==> run a <==
==> flow/design.v <==
module flappy_core(
	input clk,
	input resetn,
	input go,
	input stop,
	input jump,
	input [1:0] sw,
	output [7:0] x,
	output [6:0] y,
	output [2:0] colour,
	output [7:0] HEX0,
	output [7:0] HEX1,
	output [7:0] HEX2,
	output [7:0] HEX3,
	output [14:0] LEDR
	);
	 wire [27:0] score;
	 wire [3:0] score_thousands;
	 wire [3:0] score_hundreds;
	 wire [3:0] score_tens;
	 wire [3:0] score_ones;
    wire [1112:0] draw;
    wire [27:0] rate;
	 wire [15:0] counter;
    wire start, move, lose;
    control c(
	.clk(clk),
	.go(go),
	.stop(stop),
   .start(start),
	.resetn(resetn),
	.move(move),
	.lose(lose)
	);
    datapath d(
	.clk(clk),
	.start(start),
	.move(move),
	.jump(jump),
	.rate(rate),
	.resetn(resetn),
	.draw(draw),
	.LEDR(LEDR[14:0]),
	.score(score),
	.lose(lose)
	);
    display d0(
	.floor(draw),
	.clk(clk),
	.resetn(resetn),
	.x(x),
	.y(y),
	.colour(colour),
	.counter(counter)
	);
	difficultySwitch diffSw(
		.sel(sw),
		.rate(rate)
	);
	bcd b0(
		.number(score[13:0]),
		.thousands(score_thousands),
		.hundreds(score_hundreds),
		.tens(score_tens),
		.ones(score_ones)
	);
	hex_display h0(
		.IN(score_ones),
		.OUT(HEX0)
	);
	hex_display h1(
		.IN(score_tens),
		.OUT(HEX1)
	);
	hex_display h2(
		.IN(score_hundreds),
		.OUT(HEX2)
	);
	 hex_display h3(
		.IN(score_thousands),
		.OUT(HEX3)
	);
endmodule
module difficultySwitch(
	input [1:0] sel,
	output reg [27:0] rate
	);
	always @(*) begin
		case(sel)
			2'b00: rate = 28'd150;  
			2'b01: rate = 28'd100;  
			2'b10: rate = 28'd80;   
			2'b11: rate = 28'd1500;  
		endcase
	end
endmodule
module control(
	input clk,
	input go,
	input stop,
	input resetn,
	input lose,
	output reg start,
	output reg move
	);
	reg [5:0] cur, next;
	localparam S_READY = 5'd0,
		  S_READY_WAIT = 5'd1,
		  S_MOVE  = 5'd2,
		  S_STOP  = 5'd3;
	always@(*)
	begin: state_table
		case (cur)
			S_READY: next = go ? S_READY_WAIT : S_READY;
			S_READY_WAIT: next = S_MOVE;
			S_MOVE: next = stop ? S_STOP : (lose ? S_READY : S_MOVE);
			S_STOP: next = S_READY;
			default: next = S_READY;
		endcase
	end
	always @(*)
	begin: enable_signals
		start = 1'b0;
		move = 1'b0;
		case (cur) 
			S_READY: begin 
				start = 1'b1;
			end
			S_MOVE: begin 
				move = 1'b1;
			end
			default: begin
			end
		endcase	
	end
	always@(posedge clk) 
	begin: state_FFs
		if (!resetn)
			cur <= S_READY;
		else 
			cur <= next;
	end
endmodule
module datapath (
    input clk,
    input start,
    input move,
    input jump,
	 input [27:0] rate,	
	input resetn,
	output [14:0] LEDR,
	output reg [27:0] score,
	output reg [1112:0] draw,
	output reg lose
    );
    reg [27:0] count;
	 reg [2:0] count2;
	reg [1112:0] obstacles;
    reg [6:0] height;
	reg [4:0] start_falling;
    reg going_up;
	 parameter gap = 7'b0000000;
	 parameter big_gap = {12{gap}};
    always@(posedge clk) begin
		if (!resetn) begin
			count <= rate;
			count2 <= 2'd3;
        	height <= 7'd40;
			going_up <= 1'b1;
			lose <= 1'b0;
			draw <= 1112'b0;
			obstacles[1105:0] <= {7'd35, big_gap, 7'd40, big_gap, 7'd20, big_gap, 7'd30, big_gap, 7'd45, big_gap, 7'd25, big_gap, 7'd35, big_gap, 7'd10};
			score <= 13'b0;
			start_falling <= 5'b0;
		end
        else if (start) begin
        	count <= rate;
        	height <= 7'd40;
         draw <= 1112'b0;
			obstacles[1105:0] <= {7'd35, big_gap, 7'd40, big_gap, 7'd20, big_gap, 7'd30, big_gap, 7'd45, big_gap, 7'd25, big_gap, 7'd35, big_gap, 7'd10};
			going_up <= 1'b1;
			score <= 13'b0;
			lose <= 1'b0;
			count2 <= 2'd3;
        end
		else begin
            if (count == 28'b0) begin
                count <= rate;
				score = score + 1;
				if (count2 == 1'b0) begin
					draw = draw << 7;
					draw[6:0] = obstacles[1105:1099];
					obstacles[1105:0] = {obstacles[1098:0], obstacles[1105:1099]};
					count2 = 2'd3;
				end else
					count2 = count2 - 1;
				if (height == 7'd0) 
					lose <= 1'b1;
				if (height == 7'd80) 
					lose <= 1'b1;
				if (draw[1105:1099] != 7'b0 && (height < draw[1105:1099] || height > draw[1105:1099] + 7'd24))
					lose <= 1'b1;
				if (jump) begin
					start_falling = 5'b1111;
					going_up = 1'b1;			
					end
				else if (start_falling > 0)
					start_falling = start_falling - 1;
				else 
					going_up = 1'b0;
				if (going_up)
					height = height + 1;
				else
					height = height -1;
				draw[1112:1106] = height;
				end
            else
				count <= count - 1;
        end
    end
    assign LEDR[5:0] = 6'b0;
    assign LEDR[7] = 1'b0;
    assign LEDR[6] = going_up;
    assign LEDR[14:8] = height;
endmodule
module display (
    input [1112:0] floor,
    input clk,
	 input resetn,
    output reg [7:0] x,
    output reg [6:0] y,
    output reg [2:0] colour,
	 output reg [15:0] counter
    );
   reg [7:0] x_init;
   reg [8:0] y_init;
	reg [8:0] runner_count;
	reg [6:0] runner_height;
	reg [1112:0] local_draw;
	reg [7:0] y_pixel;
	reg [7:0] pipe_height;  
	reg [8:0] count;
    always@(posedge clk) begin
		if (!resetn) begin
			x_init <= 8'd2;
			y_init <= 9'd84;		
			counter <= 15'b0;
			local_draw <= floor;
			count <= 8'd0;			
		end
		else begin
			if (counter < 15'd12800) begin
				if (counter < 15'd160) begin
					if (counter < 15'd80) 
						x <= 8'd0;
					else 
						x <= 8'd1;
					runner_count = counter % 80;
					y = y_init - runner_count;
					runner_height = floor[1112:1106];
					if (runner_count == 7'd0)
						colour = 3'b011;
					else if (runner_count < runner_height || runner_count > runner_height + 3)
						colour = 3'b011;
					else 
						colour = 3'b100;
				end 
				else begin
					count = (counter-160) % 320;
					if (count < 80)
						x <= x_init;
					else if (count < 160)
						x <= x_init + 1;
					else if (count < 240)
						x <= x_init + 2;
					else if (count < 320)
						x <= x_init + 3;
					y_pixel = count % 80;
					y <= y_init - y_pixel;
					pipe_height = local_draw[1105:1099];
					if (y_pixel < pipe_height || y_pixel > pipe_height + 7'd24)
						colour = 3'b110;
					else 
						colour = 3'b011;
					if (pipe_height == 7'd0) 
						colour = 3'b011;
					if (count == 15'd319) begin
						x_init <= x_init + 4;
						local_draw <= local_draw << 7;
					end
				end
				counter = counter + 1;
			end
			else begin 
				x_init <= 8'd2;
				y_init <= 9'd84;
				counter <= 15'b0;
				local_draw <= floor;
				count <= 8'd0;
			end
		end
	end
endmodule
module hex_display(IN, OUT);
    input [3:0] IN;
	output reg [7:0] OUT;
	always @(*)
	begin
	case(IN[3:0])
		4'b0000: OUT = 7'b1000000;
		4'b0001: OUT = 7'b1111001;
		4'b0010: OUT = 7'b0100100;
		4'b0011: OUT = 7'b0110000;
		4'b0100: OUT = 7'b0011001;
		4'b0101: OUT = 7'b0010010;
		4'b0110: OUT = 7'b0000010;
		4'b0111: OUT = 7'b1111000;
		4'b1000: OUT = 7'b0000000;
		4'b1001: OUT = 7'b0011000;
		4'b1010: OUT = 7'b0001000;
		4'b1011: OUT = 7'b0000011;
		4'b1100: OUT = 7'b1000110;
		4'b1101: OUT = 7'b0100001;
		4'b1110: OUT = 7'b0000110;
		4'b1111: OUT = 7'b0001110;
		default: OUT = 7'b0111111;
	endcase
	end
endmodule
module bcd(number, thousands, hundreds, tens, ones);
   input  [13:0] number;
   output reg [3:0] thousands;
   output reg [3:0] hundreds;
   output reg [3:0] tens;
   output reg [3:0] ones;
   reg [29:0] shift;
   integer i;
   always @(number)
   begin
      shift[29:14] = 0;
      shift[13:0]  = number;
      for (i=0; i<14; i=i+1) begin
         if (shift[17:14] >= 5)
            shift[17:14] = shift[17:14] + 3;
         if (shift[21:18] >= 5)
            shift[21:18] = shift[21:18] + 3;
         if (shift[25:22] >= 5)
            shift[25:22] = shift[25:22] + 3;
		if (shift[29:26] >= 5)
			shift[29:26] = shift[29:26] + 3;
         shift = shift << 1;
      end
	  thousands = shift[29:26];
      hundreds  = shift[25:22];
      tens      = shift[21:18];
      ones      = shift[17:14];
   end
endmodule
==> flow/run.sh <==
#!/bin/bash
# the make line also repeats each setting of config.mk as NAME=value (left out here)
make -C /OpenROAD-flow-scripts/flow DESIGN_CONFIG=/design/flow/config.mk WORK_HOME=/design/flow/orfs CLKGATE_MAP_FILE= finish
==> flow/config.mk <==
export PLATFORM = sky130hd
export DESIGN_NAME = flappy_core
export DESIGN_NICKNAME = flappy_core
export VERILOG_FILES = /design/flow/design.v
export SDC_FILE = /design/flow/constraint.sdc
export NUM_CORES = 4
export LEC_CHECK = 0
export ABC_AREA = 1
export CAP_MARGIN = 40
export CORE_ASPECT_RATIO = 1.63
export CORE_MARGIN = 2
export CORE_UTILIZATION = 72
export CTS_CLUSTER_DIAMETER = 91
export PLACE_DENSITY_LB_ADDON = 0.06
export SETUP_SLACK_MARGIN = 3.18
export SLEW_MARGIN = 20
==> flow/constraint.sdc <==
create_clock -name core_clock -period 10.6 [get_ports {clk}]
set_input_delay 2.1200 -clock core_clock [delete_from_list [all_inputs] [get_ports {clk}]]
set_output_delay 2.1200 -clock core_clock [all_outputs]
set_load 0.01 [all_outputs]
==> run b: changes against run a <==
==> flow/config.mk (replaced) <==
export PLATFORM = sky130hd
export DESIGN_NAME = flappy_core
export DESIGN_NICKNAME = flappy_core
export VERILOG_FILES = /design/flow/design.v
export SDC_FILE = /design/flow/constraint.sdc
export NUM_CORES = 4
export LEC_CHECK = 0
export ABC_AREA = 1
export CAP_MARGIN = 20
export CORE_MARGIN = 2
export CORE_UTILIZATION = 72
export CTS_CLUSTER_DIAMETER = 29
export CTS_CLUSTER_SIZE = 74
export PLACE_DENSITY_LB_ADDON = 0.06
export SETUP_SLACK_MARGIN = 3.17
export SLEW_MARGIN = 20
==> run c: changes against run a <==
==> flow/config.mk (replaced) <==
export PLATFORM = sky130hd
export DESIGN_NAME = flappy_core
export DESIGN_NICKNAME = flappy_core
export VERILOG_FILES = /design/flow/design.v
export SDC_FILE = /design/flow/constraint.sdc
export NUM_CORES = 4
export LEC_CHECK = 0
export CAP_MARGIN = 0
export CORE_ASPECT_RATIO = 0.73
export CORE_MARGIN = 9
export CORE_UTILIZATION = 27
export GPL_ROUTABILITY_DRIVEN = 1
export PLACE_DENSITY_LB_ADDON = 0.23
export SETUP_SLACK_MARGIN = 0.92
export SLEW_MARGIN = 20
==> flow/constraint.sdc (replaced) <==
create_clock -name core_clock -period 11.8 [get_ports {clk}]
set_input_delay 2.3600 -clock core_clock [delete_from_list [all_inputs] [get_ports {clk}]]
set_output_delay 2.3600 -clock core_clock [all_outputs]
set_load 0.01 [all_outputs]
==> comparison table <==
|  | run c | run b | run a |
|---|---|---|---|
| Status | finished with violations | finished with violations | finished with violations |
| Reasons for failing layout checks | negative setup slack | negative setup slack | negative setup slack |
| Worst IR Drop VDD | 110 uV | 231 uV | 223 uV |
| Syn-to-layout area delta | 17.1% | 18.8% | 11.8% |
| Combined flip-flop and latch cell area | 79,700 um2 | 79,700 um2 | 79,700 um2 |
| Bufs and invs on worst path | 11 | 29 | 22 |
| Destination of the critical timing path | HEX3[3] | HEX3[0] | HEX1[3] |
| Tally of clock buffers in the finished layout | 545 | 749 | 437 |
| Fraction of synthesized cell area taken by the top area cell type | 34.4% | 34.7% | 34.7% |
| # Cells Yosys | 15,800 | 15,900 | 15,900 |
| Logic pwr share | 1.8% | 3.6% | 4.6% |
| Worst reg-to-reg setup slack | 4.91 ns | 3.70 ns | 3.70 ns |
| Power in the clock group | 0.0115 W | 0.0185 W | 0.0106 W |
| Stages on worst setup path | 71 | 81 | 73 |
| 1st-iter DRT viols | 5,948 | 9,484 | 7,766 |
| Power in sequential cells | 0.0123 W | 0.0138 W | 0.0138 W |
| Part of the Yosys area used for sequential elements | 59.6% | 60.2% | 60.2% |
| Flip-flop and latch share of the layout cell area | 51.0% | 50.6% | 53.8% |
| Pin count of the biggest net entering global routing | 207 | 268 | 256 |
| Power Combinational | 0.000444 W | 0.00119 W | 0.00118 W |
| Late-Pin Clk Latency | 0.98 ns | 0.95 ns | 0.84 ns |
| Via count of the first global-routing pass | 95,100 | 104,000 | 99,300 |


==> 12-10: inputs <==
RTL: the design.v shown in full above, as it stands there.
clock: 10.6 ns
lec_check: 0
abc_area: 1
cap_margin: 20
core_margin: 2
core_utilization: 72
place_density_lb_addon: 0.06
slew_margin: 20
run.sh (not shown) runs the stock make flow with config.mk's settings and CLKGATE_MAP_FILE=.
==> 01-15: changes against 12-10 <==
Settings changed: ABC_AREA 1 to unset, CAP_MARGIN 20 to 30, CELL_PAD_IN_SITES_DETAIL_PLACEMENT set to 1, CELL_PAD_IN_SITES_GLOBAL_PLACEMENT set to 1, CORE_UTILIZATION 72 to 45, CTS_CLUSTER_DIAMETER set to 20, PLACE_DENSITY set to 0.6, PLACE_DENSITY_LB_ADDON 0.06 to unset.
==> flow/constraint.sdc (replaced) <==
create_clock -name core_clock -period 20.0 [get_ports {clk}]
set_input_delay 4.0000 -clock core_clock [delete_from_list [all_inputs] [get_ports {clk}]]
set_output_delay 4.0000 -clock core_clock [all_outputs]
set_load 0.01 [all_outputs]
==> results <==
01-15 went through all stages and came out clean. 12-10 completed, yet does not pass: negative setup slack.
In 01-15 the cell area is larger than in 12-10, by about 20%.
Against 12-10, the sequential power of 01-15 is lower by 47%.
Against 01-15, the power of 12-10 is higher by 2.6%.
Synthesized cell count: 01-15 is lower than 12-10 (0.99%).


==> build 9: inputs <==
RTL: the design.v shown in full above, as it stands there.
make LEC_CHECK=0 ABC_AREA=1 CAP_MARGIN=20 CORE_MARGIN=2 CORE_UTILIZATION=72 CTS_CLUSTER_SIZE=15 PLACE_DENSITY_LB_ADDON=0.06 SETUP_SLACK_MARGIN=2.15 SLEW_MARGIN=20 finish   # period 10.7 ns
==> trial 27: changes against build 9 <==
==> flow/config.mk (replaced) <==
export PLATFORM = sky130hd
export DESIGN_NAME = flappy_core
export DESIGN_NICKNAME = flappy_core
export VERILOG_FILES = /design/flow/design.v
export SDC_FILE = /design/flow/constraint.sdc
export NUM_CORES = 4
export LEC_CHECK = 0
export CAP_MARGIN = 10
export CELL_PAD_IN_SITES_DETAIL_PLACEMENT = 1
export CELL_PAD_IN_SITES_GLOBAL_PLACEMENT = 1
export CORE_MARGIN = 2
export CORE_UTILIZATION = 45
export CTS_CLUSTER_DIAMETER = 20
export MAX_ROUTING_LAYER = met4
export PLACE_DENSITY = 0.6
export SETUP_SLACK_MARGIN = 5.0
export SLEW_MARGIN = 30
==> flow/constraint.sdc (replaced) <==
create_clock -name core_clock -period 20.4 [get_ports {clk}]
set_input_delay 4.0800 -clock core_clock [delete_from_list [all_inputs] [get_ports {clk}]]
set_output_delay 4.0800 -clock core_clock [all_outputs]
set_load 0.01 [all_outputs]
==> trial 47: changes against build 9 <==
--- a/flow/config.mk
+++ b/flow/config.mk
@@ -11,5 +11,6 @@
 export CORE_UTILIZATION = 72
-export CTS_CLUSTER_SIZE = 15
-export PLACE_DENSITY_LB_ADDON = 0.06
-export SETUP_SLACK_MARGIN = 2.15
+export CTS_CLUSTER_DIAMETER = 380
+export CTS_CLUSTER_SIZE = 14
+export PLACE_DENSITY_LB_ADDON = 0.08
+export SETUP_SLACK_MARGIN = 3.41
 export SLEW_MARGIN = 20
==> flow/constraint.sdc (replaced) <==
create_clock -name core_clock -period 12.0 [get_ports {clk}]
set_input_delay 2.4000 -clock core_clock [delete_from_list [all_inputs] [get_ports {clk}]]
set_output_delay 2.4000 -clock core_clock [all_outputs]
set_load 0.01 [all_outputs]
==> impl_metrics.env <==
# source this file to load flow results
export IMPL_clock_tree_area_fraction=0.2290
export IMPL_cts_buffer_depth=5
export IMPL_run_status="timing/DRC/antenna clean"
export IMPL_cts_clk_slew_worst_paths_ps=40
export IMPL_max_vdd_ir_drop_mv=0.08834
export IMPL_p_comb_mw=0.261
export IMPL_timing_critical_path_mode_cell="sky130_fd_sc_hd__buf_4"
export IMPL_power_sequential_fraction=0.281
-- figures above: trial 27

==> impl_metrics.env <==
# source this file to load flow results
export IMPL_run_status="failed layout checks"
export IMPL_so_faults="negative setup slack"
export IMPL_p_comb_mw=1.03
export IMPL_setup_slack_ps=-813.2
export IMPL_finalSetupViolCount=28
export IMPL_cts_buffer_depth=4
export IMPL_cts_clk_slew_worst_paths_ps=80
-- figures above: trial 47

==> impl_metrics.env <==
# source this file to load flow results
export IMPL_p_comb_mw=1.16
export IMPL_setup_slack_ps=-1829
export IMPL_run_status="failed layout checks"
export IMPL_cts_buffer_depth=4
export IMPL_cts_clk_slew_worst_paths_ps=60
export IMPL_so_faults="negative setup slack"
export IMPL_finalSetupViolCount=28
export IMPL_power_sequential_fraction=0.517
-- figures above: build 9

Power figures rest on the tool's default switching activity, not on a simulated workload.
